==> inputs of v28 <==
==> flow/design.v <==
`timescale 1ns / 1ps
module get_conv_target_angle(
input signed [19:0] target_angle,
output reg signed [19:0] target_angle_conv,
output reg [2:0] quadrant_loc
    );
  always@(*)
    begin
        if ((target_angle >{16'd90,4'd0}) && (target_angle <= {16'd180,4'd0})) target_angle_conv = target_angle - {16'd90,4'd0};
        else if ((target_angle >{16'd180,4'd0}) && (target_angle <= {16'd270,4'd0})) target_angle_conv = target_angle - {16'd180,4'd0};
        else if ((target_angle > {16'd270,4'd0}) && (target_angle <= {16'd360,4'd0})) target_angle_conv = target_angle - {16'd360,4'd0};
        else target_angle_conv = target_angle;
    end 
  always@(*)
    begin
        if ((target_angle >{16'd90,4'd0}) && (target_angle <= {16'd180,4'd0})) quadrant_loc = 3'd2;
        else if ((target_angle >{16'd180,4'd0}) && (target_angle <= {16'd270,4'd0})) quadrant_loc = 3'd3;
        else if ((target_angle > {16'd270,4'd0}) && (target_angle <= {16'd360,4'd0})) quadrant_loc = 3'd4;
        else quadrant_loc = 3'd1;
    end    
endmodule
`timescale 1ns / 1ps
module output_mapping(
input signed [19:0] x, 
input signed [19:0] y,
input [2:0] quadrant_loc,
output reg signed [19:0] x_res,
output reg signed [19:0] y_res
    );
always@(*)
    begin
        if (quadrant_loc == 3'd2) x_res = -y;
        else if (quadrant_loc == 3'd3) x_res = -x;
        else  x_res = x; 
    end
 always@(*)
   begin
     if (quadrant_loc == 3'd2)       y_res = x;
     else if (quadrant_loc == 3'd3)  y_res = -y;
     else                            y_res = y; 
   end
endmodule
`timescale 1ns / 1ps
module cordic_sin_cos(clk,rst,target_angle,x_res,y_res);
 input clk,rst;   
 input signed [19:0] target_angle;    
 output reg signed [19:0] x_res;  
 output reg signed [19:0] y_res;  
 wire signed [19:0] x_res_comb;  
 wire signed [19:0] y_res_comb;  
 reg signed [19:0] x [9:0];   
 reg signed [19:0] y [9:0];   
 wire signed[19:0] arc_tan [8:0];   
 reg  signed[19:0] z[8:0];   
 reg  d[8:0];  
 wire signed [19:0] target_angle_conv;   
 wire [2:0] quadrant_loc;  
 assign arc_tan[0] = {{6{1'b0}},10'b0000101101,4'b0000};    
 assign arc_tan[1] = {{6{1'b0}},10'b0000011010,4'b1001};    
 assign arc_tan[2] = {{6{1'b0}},10'b0000001110,4'b0000};    
 assign arc_tan[3] = {{6{1'b0}},10'b0000000111,4'b0010};    
 assign arc_tan[4] = {{6{1'b0}},10'b0000000011,4'b1001};    
 assign arc_tan[5] = {{6{1'b0}},10'b0000000001,4'b1100};    
 assign arc_tan[6] = {{6{1'b0}},10'b0000000000,4'b1110};    
 assign arc_tan[7] = {{6{1'b0}},10'b0000000000,4'b0111};    
 assign arc_tan[8] = {{6{1'b0}},10'b0000000000,4'b0011};    
 get_conv_target_angle conv_angle(.target_angle(target_angle),.target_angle_conv(target_angle_conv),.quadrant_loc(quadrant_loc));
 output_mapping out_map(.x(x[9][19:0]),.y(y[9][19:0]),.quadrant_loc(quadrant_loc),.x_res(x_res_comb),.y_res(y_res_comb));
 always@(posedge clk)
  begin
    if (rst == 0)
       begin
         x_res [19:0]     <= 20'b0;
         y_res [19:0]     <= 20'b0;  
       end 
    else 
       begin
         x_res [19:0] <= x_res_comb;
         y_res [19:0] <= y_res_comb;
       end
  end
 always@(*)
   begin
      x[0] = 20'b00001001101101110001;  
      y[0] = 20'b00000000000000000000;  
      z[0] = target_angle_conv;  
      d[0] = (z[0][19] == 0) ? 1 : 0;   
   end
 always@(*)
   begin
     x[1] = (d[0] == 1) ? (x[0] - y[0]) : (x[0]+y[0]);
     y[1] = (d[0] == 1) ? (y[0] + x[0]) : (y[0]-x[0]);
     z[1] = (d[0] == 1) ? (z[0] - arc_tan[0]) : (z[0]+arc_tan[0]);
     d[1] = (z[1][19] == 0) ? 1 : 0;
     x[2] = (d[1] == 1) ? (x[1] - (y[1]>>>1)) : (x[1]+(y[1]>>>1));
     y[2] = (d[1] == 1) ? (y[1] + (x[1]>>>1)) : (y[1]-(x[1]>>>1));
     z[2] = (d[1] == 1) ? (z[1] - arc_tan[1]) : (z[1]+arc_tan[1]);
     d[2] = (z[2][19] == 0) ? 1 : 0;   
     x[3] = (d[2] == 1) ? (x[2] - (y[2]>>>2)) : (x[2]+(y[2]>>>2));
     y[3] = (d[2] == 1) ? (y[2] + (x[2]>>>2)) : (y[2]-(x[2]>>>2));
     z[3] = (d[2] == 1) ? (z[2] - arc_tan[2]) : (z[2]+arc_tan[2]);
     d[3] = (z[3][19] == 0) ? 1 : 0; 
     x[4] = (d[3] == 1) ? (x[3] - (y[3]>>>3)) : (x[3]+(y[3]>>>3));
     y[4] = (d[3] == 1) ? (y[3] + (x[3]>>>3)) : (y[3]-(x[3]>>>3));
     z[4] = (d[3] == 1) ? (z[3] - arc_tan[3]) : (z[3]+arc_tan[3]);
     d[4] = (z[4][19] == 0) ? 1 : 0; 
     x[5] = (d[4] == 1) ? (x[4] - (y[4]>>>4)) : (x[4]+(y[4]>>>4));
     y[5] = (d[4] == 1) ? (y[4] + (x[4]>>>4)) : (y[4]-(x[4]>>>4));
     z[5] = (d[4] == 1) ? (z[4] - arc_tan[4]) : (z[4]+arc_tan[4]);
     d[5] = (z[5][19] == 0) ? 1 : 0; 
     x[6] = (d[5] == 1) ? (x[5] - (y[5]>>>5)) : (x[5]+(y[5]>>>5));
     y[6] = (d[5] == 1) ? (y[5] + (x[5]>>>5)) : (y[5]-(x[5]>>>5));
     z[6] = (d[5] == 1) ? (z[5] - arc_tan[5]) : (z[5]+arc_tan[5]);
     d[6] = (z[6][19] == 0) ? 1 : 0; 
     x[7] = (d[6] == 1) ? (x[6] - (y[6]>>>6)) : (x[6]+(y[6]>>>6));
     y[7] = (d[6] == 1) ? (y[6] + (x[6]>>>6)) : (y[6]-(x[6]>>>6));
     z[7] = (d[6] == 1) ? (z[6] - arc_tan[6]) : (z[6]+arc_tan[6]);
     d[7] = (z[7][19] == 0) ? 1 : 0; 
     x[8] = (d[7] == 1) ? (x[7] - (y[7]>>>7)) : (x[7]+(y[7]>>>7));
     y[8] = (d[7] == 1) ? (y[7] + (x[7]>>>7)) : (y[7]-(x[7]>>>7));
     z[8] = (d[7] == 1) ? (z[7] - arc_tan[7]) : (z[7]+arc_tan[7]);
     d[8] = (z[8][19] == 0) ? 1 : 0; 
     x[9] = (d[8] == 1) ? (x[8] - (y[8]>>>8)) : (x[8]+(y[8]>>>8));
     y[9] = (d[8] == 1) ? (y[8] + (x[8]>>>8)) : (y[8]-(x[8]>>>8));
     z[9] = (d[8] == 1) ? (z[8] - arc_tan[8]) : (z[8]+arc_tan[8]);
     d[9] = (z[9][19] == 0) ? 1 : 0; 
   end
endmodule
==> flow/run.sh <==
#!/bin/bash
# the make line also repeats each setting of config.mk as NAME=value (left out here)
make -C /OpenROAD-flow-scripts/flow DESIGN_CONFIG=/design/flow/config.mk WORK_HOME=/design/flow/orfs CLKGATE_MAP_FILE= finish
==> flow/config.mk <==
export PLATFORM = sky130hd
export DESIGN_NAME = cordic_sin_cos
export DESIGN_NICKNAME = cordic_sin_cos
export VERILOG_FILES = /design/flow/design.v
export SDC_FILE = /design/flow/constraint.sdc
export NUM_CORES = 4
export LEC_CHECK = 0
export CAP_MARGIN = 20
export CORE_MARGIN = 2
export CORE_UTILIZATION = 72
export CTS_CLUSTER_SIZE = 80
export HOLD_SLACK_MARGIN = 0.29
export PLACE_DENSITY_LB_ADDON = 0.0
export SLEW_MARGIN = 30
==> flow/constraint.sdc <==
create_clock -name core_clock -period 26.5 [get_ports {clk}]
set_input_delay 5.3000 -clock core_clock [delete_from_list [all_inputs] [get_ports {clk}]]
set_output_delay 5.3000 -clock core_clock [all_outputs]
set_load 0.01 [all_outputs]
==> inputs of v27, as changes to v28 <==
Settings changed: CAP_MARGIN 20 to 40, CORE_UTILIZATION 72 to 65, CTS_CLUSTER_SIZE 80 to not set, HOLD_SLACK_MARGIN 0.29 to not set, PLACE_DENSITY_LB_ADDON 0.0 to not set, SETUP_SLACK_MARGIN set to -2.0, SLEW_MARGIN 30 to 20, TNS_END_PERCENT set to 5.
==> flow/constraint.sdc (replaced) <==
create_clock -name core_clock -period 28.2 [get_ports {clk}]
set_input_delay 5.6400 -clock core_clock [delete_from_list [all_inputs] [get_ports {clk}]]
set_output_delay 5.6400 -clock core_clock [all_outputs]
set_load 0.01 [all_outputs]
==> inputs of v35, as changes to v28 <==
Settings changed: CORE_UTILIZATION 72 to 40, CTS_CLUSTER_SIZE 80 to not set, GPL_TIMING_DRIVEN set to 0, HOLD_SLACK_MARGIN 0.29 to not set, PLACE_DENSITY_LB_ADDON 0.0 to not set, SLEW_MARGIN 30 to 20, TNS_END_PERCENT set to 5.
==> flow/constraint.sdc (replaced) <==
create_clock -name core_clock -period 35.0 [get_ports {clk}]
set_input_delay 7.0000 -clock core_clock [delete_from_list [all_inputs] [get_ports {clk}]]
set_output_delay 7.0000 -clock core_clock [all_outputs]
set_load 0.01 [all_outputs]
==> notes <==
- v35 ran to the end with no violations. v27 did not get past global routing (5_1_grt) on GRT-0232. v28 did not get past detailed placement (3_5_place_dp).
- Between v35 and v27, the lower die area is in v27 (gap 61%, measured against v27).
- Area after synthesis is the same in v28 and v35.
- In synthesized cell count, v27 and v28 do not differ.
==> figures <==
metric                                                       v35                        v27                                v28
Count of buffers inserted at the top-level ports              59                         61                                 61
Area of the core region                              56,100 um^2                34,400 um^2                        30,700 um^2
Number of levels in the clock H-tree                           2                          2                                  -
Gp weighted congestion                                     0.927                       1.01                               1.02
Chip width                                                242 um                     190 um                             181 um
Hold_buf cts                                                   0                          0                                  -
Die outline height                                        242 um                     190 um                             181 um
TritonCTS Sinks                                               40                         40                                  -
Placed cell area                                     24,100 um^2                31,900 um^2                                  -
# rows                                                        87                         68                                 64
Status                                            finished clean  aborted with a tool error          aborted with a tool error
Last stage reached                                             -   global routing (5_1_grt)  detailed placement (3_5_place_dp)
Number of clock buffers inserted by TritonCTS                  5                          5                                  -
Clock Tree Buf Depth                                           2                          2                                  -
Number of setup buffers added after CTS                       13                          1                                  -
DP Worst Slack                                          -7170 ps                   -2740 ps                                  -
Placed Cells                                               3,929                      4,688                                  -
Final HPWL DP                                          55,100 um                  77,300 um                                  -
Pre-placement core utilization                             0.403                      0.656                              0.734
Die Outline Area                                     58,300 um^2                36,200 um^2                        32,800 um^2
# resized after CTS                                           84                         43                                  -
